==> inputs of run a <==
==> flow/design.v (excerpt) <==
module cpu(
    input clk,
    input reset,
    output [7:0] address,
    input [7:0] from_memory,
    output write,
    output [7:0] to_memory
);
    wire        IR_Load;
    wire [7:0]  IR;
    wire        MAR_Load;
    wire        PC_Load;
    wire        PC_Inc;
    wire [3:0]  ALU_Sel;
    wire [3:0]  CCR_Result;
    wire        CCR_Load;
    wire [2:0]  Bus2_Sel;
    wire [1:0]  Bus1_Sel;
    wire [7:0]  immediate_value;
    wire [7:0]  address_value;
    wire        ALU_B_Sel;
    wire        addr_sel;        
    wire [3:0] reg_read_addr_A, reg_read_addr_B, reg_write_addr;
    wire [7:0] reg_read_data_A, reg_read_data_B, reg_write_data;
    wire reg_write_enable;
    wire [7:0] alu_result;
    wire [3:0] NZVC;
    control_unit control_unit1 (
        .clk(clk),
        .reset(reset),
        .IR_Load(IR_Load),
        .IR(IR),
        .MAR_Load(MAR_Load),
        .PC_Load(PC_Load),
        .PC_Inc(PC_Inc),
        .reg_read_addr_A(reg_read_addr_A),
        .reg_read_addr_B(reg_read_addr_B),
        .reg_write_addr(reg_write_addr),
        .reg_write_enable(reg_write_enable),
        .ALU_Sel(ALU_Sel),
        .CCR_Result(CCR_Result),
        .CCR_Load(CCR_Load),
        .Bus2_Sel(Bus2_Sel),
        .Bus1_Sel(Bus1_Sel),
        .ALU_B_Sel(ALU_B_Sel),
        .write(write),
        .from_memory(from_memory),
        .immediate_out(immediate_value),
        .address_out(address_value),
        .addr_sel(addr_sel)
    );
    data_path data_path1 (
        .clk(clk),
        .reset(reset),
        .IR_Load(IR_Load),
        .IR(IR),
        .MAR_Load(MAR_Load),
        .address(address),
        .PC_Load(PC_Load),
        .PC_Inc(PC_Inc),
        .ALU_Sel(ALU_Sel),
        .CCR_Result(CCR_Result),
        .CCR_Load(CCR_Load),
  ...
Settings: LEC_CHECK=0, ABC_AREA=1, CAP_MARGIN=20, CORE_MARGIN=2, CORE_UTILIZATION=72, CTS_CLUSTER_DIAMETER=369, CTS_CLUSTER_SIZE=98, PLACE_DENSITY=0.38, SLEW_MARGIN=20, TNS_END_PERCENT=10; clock period 3.15 ns.
run.sh (not shown) runs the stock make flow with config.mk's settings and CLKGATE_MAP_FILE=.
==> inputs of run b, as changes to run a <==
==> flow/config.mk (replaced) <==
export PLATFORM = sky130hd
export DESIGN_NAME = cpu
export DESIGN_NICKNAME = cpu
export VERILOG_FILES = /design/flow/design.v
export SDC_FILE = /design/flow/constraint.sdc
export NUM_CORES = 4
export LEC_CHECK = 0
export CAP_MARGIN = 20
export CELL_PAD_IN_SITES_DETAIL_PLACEMENT = 1
export CELL_PAD_IN_SITES_GLOBAL_PLACEMENT = 0
export CORE_ASPECT_RATIO = 1.4
export CORE_MARGIN = 4
export CORE_UTILIZATION = 17
export CTS_CLUSTER_DIAMETER = 333
export MAX_ROUTING_LAYER = met4
export MIN_ROUTING_LAYER = met2
export PLACE_DENSITY = 0.68
export SLEW_MARGIN = 20
==> flow/constraint.sdc (replaced) <==
create_clock -name core_clock -period 4.72 [get_ports {clk}]
set_input_delay 0.9440 -clock core_clock [delete_from_list [all_inputs] [get_ports {clk}]]
set_output_delay 0.9440 -clock core_clock [all_outputs]
set_load 0.01 [all_outputs]
==> inputs of run c, as changes to run a <==
--- a/flow/config.mk
+++ b/flow/config.mk
@@ -9,8 +9,7 @@
 export CAP_MARGIN = 20
 export CORE_MARGIN = 2
 export CORE_UTILIZATION = 72
-export CTS_CLUSTER_DIAMETER = 369
-export CTS_CLUSTER_SIZE = 98
-export PLACE_DENSITY = 0.38
+export CTS_CLUSTER_SIZE = 90
+export PLACE_DENSITY = 0.42
 export SLEW_MARGIN = 20
-export TNS_END_PERCENT = 10
+export TNS_END_PERCENT = 5
==> flow/constraint.sdc (replaced) <==
create_clock -name core_clock -period 3.92 [get_ports {clk}]
set_input_delay 0.7840 -clock core_clock [delete_from_list [all_inputs] [get_ports {clk}]]
set_output_delay 0.7840 -clock core_clock [all_outputs]
set_load 0.01 [all_outputs]
==> design notes <==
The run finished, with violations left. The reasons given for failing layout checks are negative setup slack. Setup violations remaining at the end of the flow were counted as 85. With the routing usage on met2 at 74.2%, the distinct cell type count after synthesis is 66. The library cell with the highest instance count after synthesis is nand2_1. From bottom edge to top edge, the die measures 133 um.

In this run, the synthesized area fraction spent on adder and majority cells is recorded as 3.29%. The floorplan step records an initial core utilization of 73.1%. The floorplan has 47 rows.

In this run the post-CTS setup repair buffer count came out at 5. The floorplan net count was 1527. The run gives -373 ps for the slack of the critical path. The number of cells reported by Yosys stat comes to 1486. The run gives 0.333% for the portion of netlist area occupied by mux cells. The chip area line in the Yosys stat output reads 12000 um2. Global routing consumed, on the met3 layer, 11.5% of the routing resources.
Source of the figures above: run c

==> design notes <==
In the Yosys report the total cell count is 1031. The portion of netlist area occupied by mux cells works out to 11.4%. The run finished, with violations left. Per the repair_timing log after CTS, setup buffers inserted total 28. The floorplan net count was 1072.

OpenROAD warning count: 40. The count of standard-cell rows was 109; the slack of the critical path was -517 ps. With the Yosys chip area at 10900 um2, the count of unresolved DRC violations after routing is 0.

Global routing used 25.5% of the available met2 tracks. The kind of cell adding the most delay to the critical path was AND-OR/OR-AND gates. The clock transition time at the flip-flop clock pins of the worst setup and hold paths came out at 80 ps. TritonCTS built the clock tree. With the adder and majority cell fraction of the synthesized area at 3.63%, the met3 capacity usage during global routing is 23.4%.

For the met1 wire length, the log shows 0 um. With the final setup violation count at 104, the vertical die dimension is 307 um. The layout checks failed on negative setup slack.
Source of the figures above: run b

==> design notes <==
After synthesis, the chip area reported by Yosys is 12000 um2. Per the synthesis report, the adder-cell share of the synthesized area is 3.29%. The vertical die dimension was 133 um. The distinct cell type count after synthesis is 66, and the number of cell instances after yosys synthesis is 1486. In this run the post-CTS setup repair buffer count came out at 12. The run gives 47 for the count of standard-cell rows. The run gives 1486 as the cell count after synthesis. For the floorplan net count, the log shows 1527. The routing usage on met2 was 90.3%.

The first error in the log reads "[ERROR GRT-0232] Routing congestion too high. Check the congestion heatmap in the GUI". The starting density of the core was 73.1%. For reference, the top cells by area after synthesis are edfxtp_1 (36%), nand2_1 (11%), inv_1 (6.7%), dfrtp_1 (6.7%), nand3_1 (6.2%). The flow did not finish.

Yosys instantiated no cell more often than nand2_1. The failing step was global routing (5_1_grt).
Source of the figures above: run a

